==> v17 <==
Design Pipelined_Processor, start of the top module:
module Pipelined_Processor(
input CLK,
input reset,
output [7:0] imem_addr,
input [15:0] imem_data,
output [7:0] dmem_addr,
output [7:0] dmem_wdata,
output dmem_we,
input [7:0] dmem_rdata,
output [7:0] result 
   );
clock: 11.5 ns
lec_check: 0
abc_area: 1
cap_margin: 20
cell_pad_in_sites_global_placement: 0
core_margin: 2
core_utilization: 69
cts_cluster_diameter: 52
cts_cluster_size: 72
gpl_routability_driven: 1
gpl_timing_driven: 1
hold_slack_margin: -0.02
max_routing_layer: met5
setup_slack_margin: 1.64
slew_margin: 20
tns_end_percent: 75
run.sh (not shown) runs the stock make flow with config.mk's settings and CLKGATE_MAP_FILE=.
==> inputs of v20, as changes to v17 <==
Settings changed: CAP_MARGIN 20 to 5, CELL_PAD_IN_SITES_GLOBAL_PLACEMENT 0 to not set, CORE_UTILIZATION 69 to 72, CTS_CLUSTER_DIAMETER 52 to 263, GPL_ROUTABILITY_DRIVEN 1 to not set, GPL_TIMING_DRIVEN 1 to not set, HOLD_SLACK_MARGIN -0.02 to -0.09, MAX_ROUTING_LAYER met5 to not set, SETUP_SLACK_MARGIN 1.64 to not set, TNS_END_PERCENT 75 to not set.
==> flow/constraint.sdc (replaced) <==
create_clock -name core_clock -period 10.6 [get_ports {CLK}]
set_input_delay 2.1200 -clock core_clock [delete_from_list [all_inputs] [get_ports {CLK}]]
set_output_delay 2.1200 -clock core_clock [all_outputs]
set_load 0.01 [all_outputs]
==> inputs of v24, as changes to v17 <==
Settings changed: ABC_AREA 1 to not set, CELL_PAD_IN_SITES_GLOBAL_PLACEMENT 0 to not set, CORE_UTILIZATION 69 to 71, CTS_CLUSTER_DIAMETER 52 to not set, CTS_CLUSTER_SIZE 72 to 37, GPL_ROUTABILITY_DRIVEN 1 to not set, GPL_TIMING_DRIVEN 1 to not set, HOLD_SLACK_MARGIN -0.02 to not set, MAX_ROUTING_LAYER met5 to met4, SETUP_SLACK_MARGIN 1.64 to -0.82, TNS_END_PERCENT 75 to not set.
==> flow/constraint.sdc (replaced) <==
create_clock -name core_clock -period 13.6 [get_ports {CLK}]
set_input_delay 2.7200 -clock core_clock [delete_from_list [all_inputs] [get_ports {CLK}]]
set_output_delay 2.7200 -clock core_clock [all_outputs]
set_load 0.01 [all_outputs]
==> inputs of v35, as changes to v17 <==
Settings changed: ABC_AREA 1 to not set, CELL_PAD_IN_SITES_GLOBAL_PLACEMENT 0 to not set, CORE_UTILIZATION 69 to 64, CTS_CLUSTER_DIAMETER 52 to not set, CTS_CLUSTER_SIZE 72 to not set, GPL_ROUTABILITY_DRIVEN 1 to not set, GPL_TIMING_DRIVEN 1 to not set, HOLD_SLACK_MARGIN -0.02 to not set, MAX_ROUTING_LAYER met5 to not set, SETUP_SLACK_MARGIN 1.64 to not set, TNS_END_PERCENT 75 to not set.
==> flow/constraint.sdc (replaced) <==
create_clock -name core_clock -period 7.31 [get_ports {CLK}]
set_input_delay 1.4620 -clock core_clock [delete_from_list [all_inputs] [get_ports {CLK}]]
set_output_delay 1.4620 -clock core_clock [all_outputs]
set_load 0.01 [all_outputs]
==> results <==
Run status: v17 complete, but fails checks; v24 complete, but fails checks; v35 complete, but fails checks; v20 did not finish
Last stage reached: v17 -; v24 -; v35 -; v20 5_1_grt
Reasons for failing layout checks: v17 negative setup slack; v24 negative setup slack; v35 negative setup slack; v20 -
Number of placement rows: v17 46; v24 46; v35 48; v20 45
End of the worst register-to-register path: v17 p0.pc[4]$_DFFE_PP0N_; v24 p0.pc[7]$_DFFE_PP0N_; v35 p0.pc[5]$_DFFE_PP0N_; v20 -
Die Ht: v17 131 um; v24 130 um; v35 137 um; v20 129 um
Shortest period the worst path allows: v17 13.52 ns; v24 13.73 ns; v35 13.46 ns; v20 -
Count of placed standard cells including taps: v17 1739; v24 1555; v35 1688; v20 1798
Die outline area: v17 17200 um^2; v24 17000 um^2; v35 18800 um^2; v20 16500 um^2
CP max FO: v17 8; v24 10; v35 6; v20 -
Final setup violation count: v17 9; v24 8; v35 12; v20 -
Number of standard cells reported by yosys: v17 1465; v24 1287; v35 1287; v20 1465
Area fraction of clock buffers and clock inverters: v17 4.23%; v24 4.60%; v35 3.72%; v20 -
Non-clock inverter total of the final layout: v17 241; v24 81; v35 81; v20 -
Worst setup slack after layout: v17 -2.02 ns; v24 -0.133 ns; v35 -6.15 ns; v20 -
Worst slack, placed: v17 -0.485 ns; v24 -0.625 ns; v35 -5.55 ns; v20 -0.986 ns
Most prevalent standard cell on the critical path: v17 sky130_fd_sc_hd__nand2_2; v24 sky130_fd_sc_hd__o21a_1; v35 sky130_fd_sc_hd__o21a_1; v20 -

* * *

==> trial 75 <==
Pipelined_Processor again, from the RTL that the note above started with.
Design Pipelined_Processor, start of the top module:
module Pipelined_Processor(
input CLK,
input reset,
output [7:0] imem_addr,
input [15:0] imem_data,
output [7:0] dmem_addr,
output [7:0] dmem_wdata,
output dmem_we,
input [7:0] dmem_rdata,
output [7:0] result 
   );
Settings: LEC_CHECK=0, ABC_AREA=1, CAP_MARGIN=10, CELL_PAD_IN_SITES_DETAIL_PLACEMENT=2, CELL_PAD_IN_SITES_GLOBAL_PLACEMENT=0, CORE_ASPECT_RATIO=0.67, CORE_MARGIN=9, CORE_UTILIZATION=27, CTS_CLUSTER_SIZE=15, GPL_ROUTABILITY_DRIVEN=1, GPL_TIMING_DRIVEN=0, HOLD_SLACK_MARGIN=-0.02, MAX_ROUTING_LAYER=met5, MIN_ROUTING_LAYER=met1, SETUP_SLACK_MARGIN=1.64, SLEW_MARGIN=25, TNS_END_PERCENT=25; clock period 15.3 ns.
==> inputs of build 81, as changes to trial 75 <==
ABC_AREA = default   (was 1)
CAP_MARGIN = 20   (was 10)
CELL_PAD_IN_SITES_DETAIL_PLACEMENT = default   (was 2)
CELL_PAD_IN_SITES_GLOBAL_PLACEMENT = default   (was 0)
CORE_ASPECT_RATIO = default   (was 0.67)
CORE_MARGIN = 2   (was 9)
CORE_UTILIZATION = 72   (was 27)
CTS_CLUSTER_SIZE = default   (was 15)
GPL_ROUTABILITY_DRIVEN = default   (was 1)
GPL_TIMING_DRIVEN = default   (was 0)
HOLD_SLACK_MARGIN = -0.09   (was -0.02)
MAX_ROUTING_LAYER = default   (was met5)
MIN_ROUTING_LAYER = default   (was met1)
SETUP_SLACK_MARGIN = default   (was 1.64)
SLEW_MARGIN = 20   (was 25)
TNS_END_PERCENT = default   (was 25)
==> flow/constraint.sdc (replaced) <==
create_clock -name core_clock -period 13.1 [get_ports {CLK}]
set_input_delay 2.6200 -clock core_clock [delete_from_list [all_inputs] [get_ports {CLK}]]
set_output_delay 2.6200 -clock core_clock [all_outputs]
set_load 0.01 [all_outputs]
==> inputs of trial 77, as changes to trial 75 <==
ABC_AREA = default   (was 1)
CAP_MARGIN = 20   (was 10)
CELL_PAD_IN_SITES_DETAIL_PLACEMENT = default   (was 2)
CORE_ASPECT_RATIO = default   (was 0.67)
CORE_MARGIN = 2   (was 9)
CORE_UTILIZATION = 72   (was 27)
CTS_CLUSTER_SIZE = 31   (was 15)
GPL_TIMING_DRIVEN = 1   (was 0)
MIN_ROUTING_LAYER = default   (was met1)
PLACE_DENSITY = 0.91   (was default)
SLEW_MARGIN = 20   (was 25)
TNS_END_PERCENT = 75   (was 25)
==> flow/constraint.sdc (replaced) <==
create_clock -name core_clock -period 11.5 [get_ports {CLK}]
set_input_delay 2.3000 -clock core_clock [delete_from_list [all_inputs] [get_ports {CLK}]]
set_output_delay 2.3000 -clock core_clock [all_outputs]
set_load 0.01 [all_outputs]
==> inputs of trial 76, as changes to trial 75 <==
CAP_MARGIN = 20   (was 10)
CELL_PAD_IN_SITES_DETAIL_PLACEMENT = default   (was 2)
CELL_PAD_IN_SITES_GLOBAL_PLACEMENT = default   (was 0)
CORE_ASPECT_RATIO = default   (was 0.67)
CORE_MARGIN = 2   (was 9)
CORE_UTILIZATION = 58   (was 27)
CTS_CLUSTER_SIZE = 73   (was 15)
GPL_ROUTABILITY_DRIVEN = default   (was 1)
GPL_TIMING_DRIVEN = default   (was 0)
HOLD_SLACK_MARGIN = default   (was -0.02)
MAX_ROUTING_LAYER = default   (was met5)
MIN_ROUTING_LAYER = default   (was met1)
SETUP_SLACK_MARGIN = default   (was 1.64)
SLEW_MARGIN = 20   (was 25)
TNS_END_PERCENT = default   (was 25)
==> flow/constraint.sdc (replaced) <==
create_clock -name core_clock -period 7.43 [get_ports {CLK}]
set_input_delay 1.4860 -clock core_clock [delete_from_list [all_inputs] [get_ports {CLK}]]
set_output_delay 1.4860 -clock core_clock [all_outputs]
set_load 0.01 [all_outputs]
==> results <==
quantity                                               trial 75                   trial 77                                                               build 81                    trial 76
Avg Inst Size Synth                                    7.63 µm²                   8.80 µm²                                                               8.80 µm²                    7.63 µm²
Type of element capturing the critical path                flop                          -                                                                   flop                        flop
Top fanout value on the critical path                        10                          -                                                                      8                           8
Post-synthesis cell count                                  1465                       1287                                                                   1287                        1465
Outcome                                timing/DRC/antenna clean  aborted with a tool error                                             complete, but fails checks  complete, but fails checks
Last stage reached                                            -             global routing                                                                      -                           -
Violated checks                                               -                          -  max-capacitance violations, max-slew violations, negative setup slack        negative setup slack
Initial Utilization                                       0.276                      0.740                                                                  0.740                       0.593
Critical Path RT                                       15.64 ns                          -                                                               13.42 ns                     7.81 ns
Die Area                                              49200 µm²                  16800 µm²                                                              16800 µm²                   20400 µm²
Overall power after layout                              3090 µW                          -                                                                3340 µW                     7430 µW
Share of cell area taken by multi-input logic gates       0.489                          -                                                                  0.543                       0.463
Number of inserted diodes                                     0                          -                                                                      0                           0
Clk pwr share                                             0.142                          -                                                                  0.150                       0.117
Pre-antenna DRT Iters                                         5                          -                                                                     10                           7
Seq/total area                                            0.273                          -                                                                  0.273                       0.247
Distinct lib cells                                           67                         94                                                                     94                          67
Top routing layer in use                                   met5                          -                                                                   met4                        met4
Post-CTS resize count                                        23                         45                                                                     20                          52
Detail Route Antenna Nets                                     0                          -                                                                      0                           0

* * *

==> job 172: inputs <==
Pipelined_Processor again, from the RTL that the note above started with.
==> flow/config.mk <==
export PLATFORM = sky130hd
export DESIGN_NAME = Pipelined_Processor
export DESIGN_NICKNAME = Pipelined_Processor
export VERILOG_FILES = /design/flow/design.v
export SDC_FILE = /design/flow/constraint.sdc
export NUM_CORES = 4
export LEC_CHECK = 0
export ABC_AREA = 1
export CAP_MARGIN = 20
export CELL_PAD_IN_SITES_GLOBAL_PLACEMENT = 0
export CORE_MARGIN = 2
export CORE_UTILIZATION = 69
export CTS_CLUSTER_SIZE = 43
export GPL_ROUTABILITY_DRIVEN = 1
export GPL_TIMING_DRIVEN = 1
export HOLD_SLACK_MARGIN = -0.02
export MAX_ROUTING_LAYER = met5
export SETUP_SLACK_MARGIN = 3.31
export SLEW_MARGIN = 20
export TNS_END_PERCENT = 75
==> flow/constraint.sdc <==
create_clock -name core_clock -period 11.5 [get_ports {CLK}]
set_input_delay 2.3000 -clock core_clock [delete_from_list [all_inputs] [get_ports {CLK}]]
set_output_delay 2.3000 -clock core_clock [all_outputs]
set_load 0.01 [all_outputs]
==> job 9877: changes against job 172 <==
Settings changed: ABC_AREA 1 to unset, CELL_PAD_IN_SITES_DETAIL_PLACEMENT set to 0, CELL_PAD_IN_SITES_GLOBAL_PLACEMENT 0 to unset, CORE_UTILIZATION 69 to 22, CTS_CLUSTER_SIZE 43 to unset, GPL_TIMING_DRIVEN 1 to unset, HOLD_SLACK_MARGIN -0.02 to 0.13, MAX_ROUTING_LAYER met5 to unset, SETUP_SLACK_MARGIN 3.31 to 4.26, TNS_END_PERCENT 75 to unset.
==> flow/constraint.sdc (replaced) <==
create_clock -name core_clock -period 23.4 [get_ports {CLK}]
set_input_delay 4.6800 -clock core_clock [delete_from_list [all_inputs] [get_ports {CLK}]]
set_output_delay 4.6800 -clock core_clock [all_outputs]
set_load 0.01 [all_outputs]
==> job 1636: changes against job 172 <==
Settings changed: ABC_AREA 1 to unset, CORE_UTILIZATION 69 to 66, CTS_CLUSTER_SIZE 43 to 13, PLACE_DENSITY set to 0.67, SETUP_SLACK_MARGIN 3.31 to -0.72.
==> flow/constraint.sdc (replaced) <==
create_clock -name core_clock -period 11.2 [get_ports {CLK}]
set_input_delay 2.2400 -clock core_clock [delete_from_list [all_inputs] [get_ports {CLK}]]
set_output_delay 2.2400 -clock core_clock [all_outputs]
set_load 0.01 [all_outputs]
==> job 5673: changes against job 172 <==
Settings changed: ABC_AREA 1 to unset, CELL_PAD_IN_SITES_GLOBAL_PLACEMENT 0 to unset, CORE_UTILIZATION 69 to 40, CTS_CLUSTER_SIZE 43 to unset, GPL_ROUTABILITY_DRIVEN 1 to unset, GPL_TIMING_DRIVEN 1 to unset, HOLD_SLACK_MARGIN -0.02 to unset, MAX_ROUTING_LAYER met5 to unset, SETUP_SLACK_MARGIN 3.31 to unset, TNS_END_PERCENT 75 to unset.
==> flow/constraint.sdc (replaced) <==
create_clock -name core_clock -period 13.5 [get_ports {CLK}]
set_input_delay 2.7000 -clock core_clock [delete_from_list [all_inputs] [get_ports {CLK}]]
set_output_delay 2.7000 -clock core_clock [all_outputs]
set_load 0.01 [all_outputs]
==> results <==
	job 172	job 9877	job 1636	job 5673
Count of inserted tapcells	216	680	220	378
Transition time of the tightest slew-check pin	1.168 ns	1.094 ns	1.228 ns	1.063 ns
Die Span Y	131.2 um	230.9 um	135.0 um	172.3 um
Hold wc startpoint	l1.MemWrite_out$_DFF_PP0_	l1.RegWrite_out$_DFF_PP0_	l1.MemWrite_out$_DFF_PP0_	l1.MemWrite_out$_DFF_PP0_
GR met3 Demand/Resource	12.96%	3.471%	10.92%	5.631%
Met2 Use GR	67.49%	23.39%	67.46%	38.73%
Iter 0 DRT Violations	2127	930	1903	821
Routed wire length	43980 um	37970 um	44480 um	35840 um
Result of the run	complete, but fails checks	timing/DRC/antenna clean	complete, but fails checks	timing/DRC/antenna clean
Reasons for failing layout checks	negative setup slack	-	negative setup slack	-
Internal power consumption	2313 uW	901.1 uW	2258 uW	1621 uW
Total stage count of the critical path	83	66	69	71
FP Rows	46	83	47	61
Final weighted congestion in routability-driven placement	0.9901	0.8984	1.006	0.9357
Post-Route Hold Slack	0.3553 ns	0.3513 ns	0.3517 ns	0.3548 ns

* * *

==> job 6448 <==
Starting RTL as in the previous note.
// Pipelined_Processor
module Pipelined_Processor(
input CLK,
input reset,
output [7:0] imem_addr,
input [15:0] imem_data,
output [7:0] dmem_addr,
output [7:0] dmem_wdata,
output dmem_we,
input [7:0] dmem_rdata,
output [7:0] result 
   );
Settings: LEC_CHECK=0, ABC_AREA=1, CAP_MARGIN=20, CELL_PAD_IN_SITES_GLOBAL_PLACEMENT=0, CORE_MARGIN=2, CORE_UTILIZATION=69, CTS_CLUSTER_SIZE=90, GPL_ROUTABILITY_DRIVEN=1, GPL_TIMING_DRIVEN=1, HOLD_SLACK_MARGIN=-0.02, MAX_ROUTING_LAYER=met5, PLACE_DENSITY=0.8, SETUP_SLACK_MARGIN=1.64, SLEW_MARGIN=20, TNS_END_PERCENT=75; clock period 11.5 ns.
==> job 9459 (differences from job 6448) <==
--- a/flow/config.mk
+++ b/flow/config.mk
@@ -7,3 +7,2 @@
 export LEC_CHECK = 0
-export ABC_AREA = 1
 export CAP_MARGIN = 20
@@ -11,4 +10,4 @@
 export CORE_MARGIN = 2
-export CORE_UTILIZATION = 69
-export CTS_CLUSTER_SIZE = 90
+export CORE_UTILIZATION = 66
+export CTS_CLUSTER_SIZE = 43
 export GPL_ROUTABILITY_DRIVEN = 1
@@ -17,3 +16,3 @@
 export MAX_ROUTING_LAYER = met5
-export PLACE_DENSITY = 0.8
+export PLACE_DENSITY = 0.67
 export SETUP_SLACK_MARGIN = 1.64
==> flow/constraint.sdc (replaced) <==
create_clock -name core_clock -period 14.1 [get_ports {CLK}]
set_input_delay 2.8200 -clock core_clock [delete_from_list [all_inputs] [get_ports {CLK}]]
set_output_delay 2.8200 -clock core_clock [all_outputs]
set_load 0.01 [all_outputs]
==> job 9710 (differences from job 6448) <==
==> flow/config.mk (replaced) <==
export PLATFORM = sky130hd
export DESIGN_NAME = Pipelined_Processor
export DESIGN_NICKNAME = Pipelined_Processor
export VERILOG_FILES = /design/flow/design.v
export SDC_FILE = /design/flow/constraint.sdc
export NUM_CORES = 4
export LEC_CHECK = 0
export CAP_MARGIN = 20
export CORE_MARGIN = 2
export CORE_UTILIZATION = 20
export SLEW_MARGIN = 20
==> flow/constraint.sdc (replaced) <==
create_clock -name core_clock -period 13.2 [get_ports {CLK}]
set_input_delay 2.6400 -clock core_clock [delete_from_list [all_inputs] [get_ports {CLK}]]
set_output_delay 2.6400 -clock core_clock [all_outputs]
set_load 0.01 [all_outputs]
==> qor summary <==
| metric | job 9459 | job 9710 | job 6448 |
|---|---|---|---|
| Outcome | timing/DRC/antenna clean | timing/DRC/antenna clean | failed layout checks |
| Reasons for failing layout checks | - | - | setup timing |
| Power share of the combinational group | 0.618 | 0.615 | 0.730 |
| Post-detailed-placement half-perimeter wirelength | 23.79 mm | 28.95 mm | 24.38 mm |
| Final routed wirelength across all metal layers | 37.15 mm | 39.51 mm | 44.59 mm |
| Clock slew at reported path FFs | 0.06 ns | 0.07 ns | 0.06 ns |
| Final number of setup-violating endpoints | 0 | 0 | 9 |
| Start point of the worst hold path | l1.RegWrite_out$_DFF_PP0_ | l1.RegWrite_out$_DFF_PP0_ | l1.MemWrite_out$_DFF_PP0_ |
| Slowest stage delay, CP | 0.44 ns | 0.46 ns | 0.49 ns |
| Worst slack at placement | -0.02018 ns | -0.5593 ns | -0.4848 ns |
| Overall via count from detail_route | 10,970 | 10,490 | 12,470 |
| Yosys simple share | 0.1676 | 0.1676 | 0.2596 |
| Worst-Margin Slew | 1.086 ns | 0.9501 ns | 1.171 ns |
| Share of total power consumed by net switching | 0.4234 | 0.4263 | 0.5220 |
| Via count of the first global-routing pass | 10,790 | 10,270 | 11,500 |
| Share of Yosys cell area claimed by the top area cell type | 0.3004 | 0.3004 | 0.3047 |
| Post-synthesis mux area share | 0.06868 | 0.06868 | 0.002352 |
| Power dissipated in sequential cells | 0.000666 W | 0.000691 W | 0.000761 W |
| Overall track demand over capacity in global routing | 0.3956 | 0.1325 | 0.4401 |
| Combinational Power | 0.00191 W | 0.00194 W | 0.00357 W |
| Path length in cells of the critical path | 73 | 74 | 80 |
No activity file was given, so power comes from the tool's default toggle rates.
